Setup of the baseline:
## DATAPATH_CON_PIPELINE
module DATAPATH_CON_PIPELINE(clk,reset,imem_addr,imem_rdata,dmem_addr,dmem_wdata,dmem_we,dmem_rdata);
clock: 4.51 ns
lec_check: 0
cap_margin: 40
core_margin: 2
core_utilization: 70
cts_cluster_size: 14
hold_slack_margin: 0.3
slew_margin: 20
run.sh (not shown) runs the stock make flow with config.mk's settings and CLKGATE_MAP_FILE=.
Stage in which a tool error killed the baseline: global routing (5_1_grt).
For the candidate, these inputs were changed with respect to the baseline:
Settings: removing HOLD_SLACK_MARGIN (formerly 0.3); removing CTS_CLUSTER_SIZE (formerly 14); changing CORE_UTILIZATION from 70 to 72; changing CAP_MARGIN from 40 to 20; changing the clock period (ns, I/O delays scaled along) from 4.51 to 3.18.
Notes after the runs:
- The candidate vs the baseline, fraction of the core area occupied by cells at floorplan went up by 1.6 points.
- Of the runs the candidate and the baseline, none of them finished clean.
- Status(the baseline) = ERROR, stage = global routing (5_1_grt)
- In terms of total cell area reported by yosys after synthesis, the baseline and the candidate differ only marginally.
- Relative to the baseline, setup slack at placement has gone down in the candidate.
- On instance count after placement with tap cells included: between the candidate and the baseline, it ends up lower for the baseline.
- Comparing the baseline with the candidate, the mux share of post-synthesis cell area came out essentially unchanged.
- Of the candidate and the baseline, it is the candidate that has the lower chip area.
- Comparing the candidate and the baseline, the lower vertical die dimension was measured on the candidate.
- In terms of number of cells produced by synthesis, the candidate and the baseline differ only marginally.
- Compared with the baseline, the candidate shows a higher total placed instance area.
- From the baseline to the candidate the numbers moved as follows: synthesized area has remained practically unchanged, estimated wirelength of the detail-placed design has increased.


== run A ==
Starting RTL as in the previous note.
Design DATAPATH_CON_PIPELINE, start of the top module:
module DATAPATH_CON_PIPELINE(clk,reset,imem_addr,imem_rdata,dmem_addr,dmem_wdata,dmem_we,dmem_rdata);
==> flow/config.mk <==
export PLATFORM = sky130hd
export DESIGN_NAME = DATAPATH_CON_PIPELINE
export DESIGN_NICKNAME = DATAPATH_CON_PIPELINE
export VERILOG_FILES = /design/flow/design.v
export SDC_FILE = /design/flow/constraint.sdc
export NUM_CORES = 4
export LEC_CHECK = 0
export ABC_AREA = 0
export CAP_MARGIN = 20
export CELL_PAD_IN_SITES_DETAIL_PLACEMENT = 1
export CELL_PAD_IN_SITES_GLOBAL_PLACEMENT = 2
export CORE_MARGIN = 5
export CORE_UTILIZATION = 43
export CTS_CLUSTER_DIAMETER = 99
export GPL_TIMING_DRIVEN = 0
export HOLD_SLACK_MARGIN = 0.3
export MAX_ROUTING_LAYER = met4
export SLEW_MARGIN = 30
==> flow/constraint.sdc <==
create_clock -name core_clock -period 7.5 [get_ports {clk}]
set_input_delay 1.5000 -clock core_clock [delete_from_list [all_inputs] [get_ports {clk}]]
set_output_delay 1.5000 -clock core_clock [all_outputs]
set_load 0.01 [all_outputs]
The flow did not stop early for run A: all stages ran, and the layout cleared the timing, design-rule and antenna checks.
## Diff of input files: run B against run A
==> flow/config.mk <==
export PLATFORM = sky130hd
export DESIGN_NAME = DATAPATH_CON_PIPELINE
export DESIGN_NICKNAME = DATAPATH_CON_PIPELINE
export VERILOG_FILES = /design/flow/design.v
export SDC_FILE = /design/flow/constraint.sdc
export NUM_CORES = 4
export LEC_CHECK = 0
export CAP_MARGIN = 40
export CORE_MARGIN = 2
export CORE_UTILIZATION = 72
export SLEW_MARGIN = 20
==> flow/constraint.sdc <==
create_clock -name core_clock -period 4.02 [get_ports {clk}]
set_input_delay 0.8040 -clock core_clock [delete_from_list [all_inputs] [get_ports {clk}]]
set_output_delay 0.8040 -clock core_clock [all_outputs]
set_load 0.01 [all_outputs]
[summary]
Run B -> run A: yosys synthesis chip area flat. Post-cts repair resize count: run A and run B compared, higher one is run B. Core box area down about 40% in run B wrt run A. Per the comparison of run B with run A, number of clock buffers inserted by TritonCTS dropped about 11%, buffer count from post-CTS setup fixing climbed 24. Run B vs. run A: setup slack at placement went down by 0.93 ns. Measured against each other, run A and run B differ in initial core utilization, the lower figure coming from run A. Of run A and run B, only run B never reached the final stage. Diff run A -> run B: vertical die dimension dropped about 24%, synthesized net count barely changed.
Here is what was changed in the inputs of run C compared with run B.
--- a/flow/config.mk
+++ b/flow/config.mk
@@ -7,5 +7,6 @@
 export LEC_CHECK = 0
-export CAP_MARGIN = 40
-export CORE_MARGIN = 2
-export CORE_UTILIZATION = 72
+export CAP_MARGIN = 20
+export CORE_MARGIN = 5
+export CORE_UTILIZATION = 40
+export HOLD_SLACK_MARGIN = 0.3
 export SLEW_MARGIN = 20
==> flow/constraint.sdc <==
create_clock -name core_clock -period 7.5 [get_ports {clk}]
set_input_delay 1.5000 -clock core_clock [delete_from_list [all_inputs] [get_ports {clk}]]
set_output_delay 1.5000 -clock core_clock [all_outputs]
set_load 0.01 [all_outputs]
- Run C completed; timing, DRC and antenna clean
- In the reports for run C and run B, the larger worst setup slack before clock tree synthesis belongs to run C.
- As far as chip area in the Yosys report goes, run B and run C are indistinguishable; the numbers are identical.
- On y dimension of the die: run C sits above run B.
- Run C vs run B — x dimension of the die rose 110 um.
- Run C has placed standard-cell area below what run B had.
[inputs] run D vs run C
--- a/flow/config.mk
+++ b/flow/config.mk
@@ -8,5 +8,7 @@
 export CAP_MARGIN = 20
-export CORE_MARGIN = 5
-export CORE_UTILIZATION = 40
-export HOLD_SLACK_MARGIN = 0.3
+export CORE_MARGIN = 2
+export CORE_UTILIZATION = 72
+export CTS_CLUSTER_SIZE = 32
+export HOLD_SLACK_MARGIN = 0.28
+export PLACE_DENSITY = 0.64
 export SLEW_MARGIN = 20
==> flow/constraint.sdc <==
create_clock -name core_clock -period 4.45 [get_ports {clk}]
set_input_delay 0.8900 -clock core_clock [delete_from_list [all_inputs] [get_ports {clk}]]
set_output_delay 0.8900 -clock core_clock [all_outputs]
set_load 0.01 [all_outputs]
==> comparison <==
Compared with run C, run D shows pre-placement core utilization higher by 32 points.
Run D is listed as incomplete: the tool reported an error in global routing (5_1_grt) and the run ended there.
Summary of run D over run C: half-perimeter wire length of the detailed placement result now larger, share of synthesized cell area in full adder, half adder and majority cells comparable, number of cells upsized or downsized after cts now larger, synthesized chip area reported by yosys comparable, number of flops mapped to enable cells by yosys comparable.
Sort run C and run D by post-CTS setup-driven buffer insertion count, ascending, and run C comes first.
Die: run D smaller than run C
Run C has a higher area inside the core boundary than run D.
> inputs changed (run D -> run E)
--- a/flow/config.mk
+++ b/flow/config.mk
@@ -8,7 +8,6 @@
 export CAP_MARGIN = 20
+export CELL_PAD_IN_SITES_DETAIL_PLACEMENT = 1
 export CORE_MARGIN = 2
-export CORE_UTILIZATION = 72
-export CTS_CLUSTER_SIZE = 32
-export HOLD_SLACK_MARGIN = 0.28
-export PLACE_DENSITY = 0.64
+export CORE_UTILIZATION = 40
+export CTS_CLUSTER_DIAMETER = 20
 export SLEW_MARGIN = 20
==> flow/constraint.sdc <==
create_clock -name core_clock -period 7.5 [get_ports {clk}]
set_input_delay 1.5000 -clock core_clock [delete_from_list [all_inputs] [get_ports {clk}]]
set_output_delay 1.5000 -clock core_clock [all_outputs]
set_load 0.01 [all_outputs]
### Flow results
Run E finished all stages; the layout is clean. Run E: floorplan core area is 73,000 um2 higher than what run D reported. Diff run D -> run E | number of clock buffers inserted by TritonCTS | up by more than 100%. Run E ended with more horizontal die size than run D. Per the comparison of run E with run D, post-detailed-placement half-perimeter wirelength decreased 4.0%, cell area reported after detailed placement decreased 2.5%, die footprint increased by 74,000 um2 relative to the old numbers.


DATAPATH_CON_PIPELINE again, from the RTL that the note above started with.
clock: 4.21 ns
lec_check: 0
cap_margin: 20
core_margin: 2
core_utilization: 70
cts_cluster_size: 40
hold_slack_margin: 0.29
setup_slack_margin: 1.11
slew_margin: 20
The first run stopped in global routing (5_1_grt), error ODB-0269.
Edit:
--- a/flow/config.mk
+++ b/flow/config.mk
@@ -10,4 +10 @@
-export CORE_UTILIZATION = 70
-export CTS_CLUSTER_SIZE = 40
-export HOLD_SLACK_MARGIN = 0.29
-export SETUP_SLACK_MARGIN = 1.11
+export CORE_UTILIZATION = 40
==> flow/constraint.sdc (replaced) <==
create_clock -name core_clock -period 6.9 [get_ports {clk}]
set_input_delay 1.3800 -clock core_clock [delete_from_list [all_inputs] [get_ports {clk}]]
set_output_delay 1.3800 -clock core_clock [all_outputs]
set_load 0.01 [all_outputs]
After rerunning: With this change the flow went through all stages and came out clean. Die size increases by well over a third. Synthesized cell count does not change. Area after synthesis stays the same.
Edit:
--- a/flow/config.mk
+++ b/flow/config.mk
@@ -10 +10,2 @@
-export CORE_UTILIZATION = 40
+export CORE_UTILIZATION = 70
+export CTS_CLUSTER_SIZE = 37
==> flow/constraint.sdc (replaced) <==
create_clock -name core_clock -period 4.23 [get_ports {clk}]
set_input_delay 0.8460 -clock core_clock [delete_from_list [all_inputs] [get_ports {clk}]]
set_output_delay 0.8460 -clock core_clock [all_outputs]
set_load 0.01 [all_outputs]
After rerunning: With this change the flow aborted during global routing (5_1_grt). Synthesized area is unchanged. Die area went down by 42%. Synthesized cell count does not change.
Edit:
--- a/flow/config.mk
+++ b/flow/config.mk
@@ -10,2 +10 @@
-export CORE_UTILIZATION = 70
-export CTS_CLUSTER_SIZE = 37
+export CORE_UTILIZATION = 46
==> flow/constraint.sdc (replaced) <==
create_clock -name core_clock -period 6.9 [get_ports {clk}]
set_input_delay 1.3800 -clock core_clock [delete_from_list [all_inputs] [get_ports {clk}]]
set_output_delay 1.3800 -clock core_clock [all_outputs]
set_load 0.01 [all_outputs]
What happened: This time the run completed with no timing, DRC or antenna violations. Die area is higher by 51%. Synthesized area stays the same. Synthesized cell count stays the same.


## v56
Starting RTL as in the previous note.
make LEC_CHECK=0 CAP_MARGIN=15 CELL_PAD_IN_SITES_GLOBAL_PLACEMENT=3 CORE_ASPECT_RATIO=1.26 CORE_MARGIN=4 CORE_UTILIZATION=50 CTS_CLUSTER_SIZE=17 GPL_ROUTABILITY_DRIVEN=0 HOLD_SLACK_MARGIN=0.18 MAX_ROUTING_LAYER=met4 MIN_ROUTING_LAYER=met2 PLACE_DENSITY_LB_ADDON=0.3 SLEW_MARGIN=20 finish   # period 7.69 ns
Having completed the whole flow, v56 delivered a layout that passed the timing, design-rule and antenna checks.
--- input diff v56..v41 ---
# v56
export LEC_CHECK = 0
export CAP_MARGIN = 15
export CELL_PAD_IN_SITES_GLOBAL_PLACEMENT = 3
export CORE_ASPECT_RATIO = 1.26
export CORE_MARGIN = 4
export CORE_UTILIZATION = 50
export CTS_CLUSTER_SIZE = 17
export GPL_ROUTABILITY_DRIVEN = 0
export HOLD_SLACK_MARGIN = 0.18
export MAX_ROUTING_LAYER = met4
export MIN_ROUTING_LAYER = met2
export PLACE_DENSITY_LB_ADDON = 0.3
export SLEW_MARGIN = 20
create_clock -name core_clock -period 7.69 [get_ports {clk}]
# v41
export LEC_CHECK = 0
export CAP_MARGIN = 40
export CORE_MARGIN = 2
export CORE_UTILIZATION = 66
export CTS_CLUSTER_DIAMETER = 381
export CTS_CLUSTER_SIZE = 14
export SLEW_MARGIN = 20
create_clock -name core_clock -period 4.03 [get_ports {clk}]
==> results <==
Across v56 and v41, a clean result was obtained everywhere but in v41.
v41 ran in full, but the layout does not pass; the checks complain about negative setup slack.
v41 vs. v56: final critical-path share of the clock period went up by 27 points.
Placed instance count ends up higher on v41.
Against v56, v41 comes in 3 higher on depth of the worst register-to-register path.
Of v41 and v56, it is v41 that has the higher design area.
Reported for v56 and v41, number of flops mapped to enable cells by yosys turned out identical to the last digit.
Global-route track usage on met2 delta for v41 relative to v56: 13 points higher
The uppermost signal routing layer after detailed routing comes out met5 in one run and met4 in the other, namely in v41 and v56 respectively.
Between v56 and v41, the cell count is higher for v56.
The area overhead of the layout relative to synthesis number comes out lower for v56 vs v41.
Area fraction of clock buffers and clock inverters is higher on v56
Between v56 and v41, the difference in synthesized instance count is negligible.
What v49 does differently from v41 at the input level:
# v41
export LEC_CHECK = 0
export CAP_MARGIN = 40
export CORE_MARGIN = 2
export CORE_UTILIZATION = 66
export CTS_CLUSTER_DIAMETER = 381
export CTS_CLUSTER_SIZE = 14
export SLEW_MARGIN = 20
create_clock -name core_clock -period 4.03 [get_ports {clk}]
# v49
export LEC_CHECK = 0
export CAP_MARGIN = 20
export CELL_PAD_IN_SITES_GLOBAL_PLACEMENT = 3
export CORE_ASPECT_RATIO = 1.05
export CORE_MARGIN = 2
export CORE_UTILIZATION = 30
export GPL_ROUTABILITY_DRIVEN = 0
export MAX_ROUTING_LAYER = met4
export MIN_ROUTING_LAYER = met2
export PLACE_DENSITY_LB_ADDON = 0.15
export SLEW_MARGIN = 20
create_clock -name core_clock -period 8.17 [get_ports {clk}]
--- outcome ---
- In summary, v49 completed successfully, with a layout that passed the timing, design-rule and antenna checks.
- Looking at busiest layer in global routing, the met3 result is from v49; the met2 one comes from v41.
- Met2 track demand over resource in global routing: v49 vs v41 down 30 points
- The setup slack in v49 was higher than what v41 gave.
- Compared with v41, in v49 count of clock-buffer cells in the layout now sits higher; global-route total usage across every layer now sits lower; final period demand of the worst path now sits higher; placed standard-cell area now sits lower; number of buffers inserted to repair setup after CTS now sits lower.
- The number of placed I/O pins of v41 and that of v49 are within noise of each other.
- v49: number of instances resized during post-cts repair 73 below v41
- Setup total negative slack: lower on v41
- In v49, maximum frequency is lower than in v41.
#### Input delta (v2 over v49)
# v49
export LEC_CHECK = 0
export CAP_MARGIN = 20
export CELL_PAD_IN_SITES_GLOBAL_PLACEMENT = 3
export CORE_ASPECT_RATIO = 1.05
export CORE_MARGIN = 2
export CORE_UTILIZATION = 30
export GPL_ROUTABILITY_DRIVEN = 0
export MAX_ROUTING_LAYER = met4
export MIN_ROUTING_LAYER = met2
export PLACE_DENSITY_LB_ADDON = 0.15
export SLEW_MARGIN = 20
create_clock -name core_clock -period 8.17 [get_ports {clk}]
# v2
export LEC_CHECK = 0
export CAP_MARGIN = 20
export CELL_PAD_IN_SITES_GLOBAL_PLACEMENT = 1
export CORE_ASPECT_RATIO = 1.05
export CORE_MARGIN = 2
export CORE_UTILIZATION = 71
export CTS_CLUSTER_SIZE = 37
export GPL_ROUTABILITY_DRIVEN = 1
export MAX_ROUTING_LAYER = met4
export MIN_ROUTING_LAYER = met1
export PLACE_DENSITY = 0.64
export SLEW_MARGIN = 20
create_clock -name core_clock -period 4.4 [get_ports {clk}]
Notes after the runs:
Number of standard-cell rows in the floorplan was higher in the run labelled v49.
v2: it failed during 5_1_grt, and the tool reported GRT-0232.
In the reports for v49 and v2, the smaller y dimension of the die belongs to v2.
Diff v49 -> v2: net count after synthesis was more or less identical, die area went down by 130000 um2, multiplexer area fraction after synthesis was more or less identical.
Number of cells in the design after placement down 1361 in v2 wrt v49
Number of clock buffers inserted by TritonCTS (v2 over v49): decrease, about 14%
## Diff of input files: v4 against v2
# v2
export LEC_CHECK = 0
export CAP_MARGIN = 20
export CELL_PAD_IN_SITES_GLOBAL_PLACEMENT = 1
export CORE_ASPECT_RATIO = 1.05
export CORE_MARGIN = 2
export CORE_UTILIZATION = 71
export CTS_CLUSTER_SIZE = 37
export GPL_ROUTABILITY_DRIVEN = 1
export MAX_ROUTING_LAYER = met4
export MIN_ROUTING_LAYER = met1
export PLACE_DENSITY = 0.64
export SLEW_MARGIN = 20
create_clock -name core_clock -period 4.4 [get_ports {clk}]
# v4
export LEC_CHECK = 0
export CAP_MARGIN = 20
export CORE_MARGIN = 2
export CORE_UTILIZATION = 40
export SLEW_MARGIN = 20
create_clock -name core_clock -period 7.5 [get_ports {clk}]
==> comparison <==
- Core region area (v4 / v2): 1.8
- Note that the number of placement rows recorded for v2 amounts to 0.77 times the value seen in v4.
- v4 reached the final stage; the timing, design-rule and antenna checks on its layout passed.
- Diff v2 -> v4: cell resize tally after clock tree synthesis now smaller; setup slack after placement now larger; height of the die grew by 94 um; cell count after placement picked up an extra 601.
- [compare] base=v2 new=v4: number of buffers added by the clock tree synthesis step went up 8, level count of the clock H-tree held, effective utilization at floorplan went down 31 points.
- Taking v2 as the reference, in v4 die area went up, fraction of the yosys area taken by sequential cells did not really move.
[inputs] v26 vs v4
# v4
export LEC_CHECK = 0
export CAP_MARGIN = 20
export CORE_MARGIN = 2
export CORE_UTILIZATION = 40
export SLEW_MARGIN = 20
create_clock -name core_clock -period 7.5 [get_ports {clk}]
# v26
export LEC_CHECK = 0
export CAP_MARGIN = 20
export CORE_MARGIN = 2
export CORE_UTILIZATION = 70
export CTS_CLUSTER_SIZE = 37
export SLEW_MARGIN = 20
create_clock -name core_clock -period 4.36 [get_ports {clk}]
==> results <==
v26 did not run to completion, as it errored out during 5_1_grt. v26 vs v4: number of placement rows down by more than 10%. | quantity of gates resized following cts | v26 vs v4 | 230 higher |. STATUS die area: v26 wins against v4.
